==> inputs of 02-14 <==
==> flow/design.v <==
module matvec_mul #(
    parameter R=8, C=8, W_X=8, W_K=8,
    localparam DEPTH = $clog2(C),
               W_M = W_X + W_K,
               W_Y = W_M + DEPTH
  )(  
    input  logic clk, cen,
    input  logic signed [R-1:0][C-1:0][W_K-1:0] k,
    input  logic signed        [C-1:0][W_X-1:0] x, 
    output logic signed        [R-1:0][W_Y-1:0] y
  );
  localparam C_PAD = 2**$clog2(C);
  logic signed [W_Y-1:0] tree [R][DEPTH+1][C_PAD];  
  logic signed [C_PAD-1:0][W_X-1:0] x_pad;
  logic signed [R-1:0][C_PAD-1:0][W_K-1:0] k_pad;      
  always_comb begin
    x_pad = '0;
    k_pad = '0;
    for (int i = 0; i < C; i++) begin
      x_pad[i] = x[i];
    end
    for (int i = 0; i < R; i++) begin
      for (int j = 0; j < C; j++) begin
        k_pad[i][j] = k[i][j];
      end
    end
  end
  genvar r, c, d, a;
  for (r=0; r<R; r=r+1) begin
    for (c=0; c<C_PAD; c=c+1)
      always_ff @(posedge clk)   
        if (cen) tree[r][0][c] <= $signed(k_pad[r][c]) * $signed(x_pad[c]);
    for (d=0; d<DEPTH; d=d+1)
      for (a=0; a<C_PAD/2**(d+1); a=a+1)
        always_ff @(posedge clk)   
          if (cen) tree[r][d+1][a] <= tree[r][d][2*a] + tree[r][d][2*a+1];
    assign y[r] = tree[r][DEPTH][0];
  end
endmodule
module axis_matvec_mul #(
    parameter R=8, C=8, W_X=4, W_K=3,
    localparam W_Y = W_X + W_K + $clog2(C)
)(
    input  logic clk, rstn,
    output logic s_axis_kx_tready,
    input  logic s_axis_kx_tvalid,
    input  logic [R*C*W_K + C*W_X -1:0] s_axis_kx_tdata,
    input  logic m_axis_y_tready,
    output logic m_axis_y_tvalid,
    output logic [R*W_Y-1:0] m_axis_y_tdata
);
    typedef enum logic [2:0] {
        IDLE,
        LOAD_DATA,
        COMPUTING,
        RESULT_READY
    } state_t;
    state_t state, next_state;
    logic [R-1:0][C-1:0][W_K-1:0] k_reg;
    logic [C-1:0][W_X-1:0] x_reg;
    logic [R*W_Y-1:0] y_reg;
    logic computing;
    logic [$clog2(C+2)-1:0] compute_counter;
    always_ff @(posedge clk or negedge rstn) begin
        if (!rstn) begin
            state <= IDLE;
        end else begin
            state <= next_state;
        end
    end
    matvec_mul #(
        .R(R), .C(C), .W_X(W_X), .W_K(W_K)
    ) MATVEC (
        .clk(clk),
        .cen(computing),
        .k(k_reg),
        .x(x_reg),
        .y(y_reg)
    );
    always_comb begin
        next_state = state;
        case (state)
            IDLE: 
                if (s_axis_kx_tvalid && s_axis_kx_tready)
                    next_state = LOAD_DATA;
            LOAD_DATA:
                next_state = COMPUTING;
            COMPUTING: 
                if (compute_counter == C+1)
                    next_state = RESULT_READY;
            RESULT_READY:
                if (m_axis_y_tready)
                    next_state = IDLE;
        endcase
    end
    always_ff @(posedge clk or negedge rstn) begin
        if (!rstn) begin
            k_reg <= '0;
            x_reg <= '0;
            computing <= 1'b0;
            compute_counter <= '0;
            m_axis_y_tvalid <= 1'b0;
            m_axis_y_tdata <= '0;
        end else begin
            case (state)
                IDLE: begin
                    compute_counter <= '0;
                    computing <= 1'b0;
                    if (s_axis_kx_tvalid && s_axis_kx_tready) begin
                        for (int r = 0; r < R; r++) begin
                            for (int c = 0; c < C; c++) begin
                                k_reg[r][c] <= s_axis_kx_tdata[(r*C + c)*W_K +: W_K];
                            end
                        end
                        for (int c = 0; c < C; c++) begin
                            x_reg[c] <= s_axis_kx_tdata[R*C*W_K + c*W_X +: W_X];
                        end
                    end
                end
                LOAD_DATA: begin
                    computing <= 1'b1;
                end
                COMPUTING: begin
                    compute_counter <= compute_counter + 1;
                    if (compute_counter == C+1) begin
                        m_axis_y_tdata <= y_reg;
                        m_axis_y_tvalid <= 1'b1;
                        computing <= 1'b0;
                    end
                end
                RESULT_READY: begin
                    if (m_axis_y_tready) begin
                        m_axis_y_tvalid <= 1'b0;
                    end
                end
            endcase
        end
    end
    assign s_axis_kx_tready = (state == IDLE);
endmodule
==> flow/run.sh <==
#!/bin/bash
# the make line also repeats each setting of config.mk as NAME=value (left out here)
make -C /OpenROAD-flow-scripts/flow DESIGN_CONFIG=/design/flow/config.mk WORK_HOME=/design/flow/orfs CLKGATE_MAP_FILE= finish
==> flow/config.mk <==
export PLATFORM = sky130hd
export DESIGN_NAME = axis_matvec_mul
export DESIGN_NICKNAME = axis_matvec_mul
export VERILOG_FILES = /design/flow/design.v
export SDC_FILE = /design/flow/constraint.sdc
export NUM_CORES = 4
export LEC_CHECK = 0
export CAP_MARGIN = 5
export CORE_MARGIN = 2
export CORE_UTILIZATION = 72
export CTS_CLUSTER_SIZE = 41
export PLACE_DENSITY = 0.64
export SETUP_SLACK_MARGIN = 0.72
export SLEW_MARGIN = 20
==> flow/constraint.sdc <==
create_clock -name core_clock -period 2.81 [get_ports {clk}]
set_input_delay 0.5620 -clock core_clock [delete_from_list [all_inputs] [get_ports {clk}]]
set_output_delay 0.5620 -clock core_clock [all_outputs]
set_load 0.01 [all_outputs]
==> 11-09 (differences from 02-14) <==
==> flow/config.mk (replaced) <==
export PLATFORM = sky130hd
export DESIGN_NAME = axis_matvec_mul
export DESIGN_NICKNAME = axis_matvec_mul
export VERILOG_FILES = /design/flow/design.v
export SDC_FILE = /design/flow/constraint.sdc
export NUM_CORES = 4
export LEC_CHECK = 0
export CAP_MARGIN = 20
export CORE_MARGIN = 2
export CORE_UTILIZATION = 58
export SETUP_SLACK_MARGIN = 0.97
export SLEW_MARGIN = 20
==> flow/constraint.sdc (replaced) <==
create_clock -name core_clock -period 5.28 [get_ports {clk}]
set_input_delay 1.0560 -clock core_clock [delete_from_list [all_inputs] [get_ports {clk}]]
set_output_delay 1.0560 -clock core_clock [all_outputs]
set_load 0.01 [all_outputs]
==> 12-06 (differences from 02-14) <==
==> flow/config.mk (replaced) <==
export PLATFORM = sky130hd
export DESIGN_NAME = axis_matvec_mul
export DESIGN_NICKNAME = axis_matvec_mul
export VERILOG_FILES = /design/flow/design.v
export SDC_FILE = /design/flow/constraint.sdc
export NUM_CORES = 4
export LEC_CHECK = 0
export CAP_MARGIN = 20
export CORE_MARGIN = 2
export CORE_UTILIZATION = 62
export SETUP_SLACK_MARGIN = 0.44
export SLEW_MARGIN = 20
==> flow/constraint.sdc (replaced) <==
create_clock -name core_clock -period 2.75 [get_ports {clk}]
set_input_delay 0.5500 -clock core_clock [delete_from_list [all_inputs] [get_ports {clk}]]
set_output_delay 0.5500 -clock core_clock [all_outputs]
set_load 0.01 [all_outputs]
==> results <==
Between 12-06 and 02-14, the lower via count is in 12-06 (gap 4.0%, measured against 02-14). In area after synthesis, 11-09 and 12-06 do not differ. The lowest worst hold slack belongs to 12-06, the highest to 02-14.
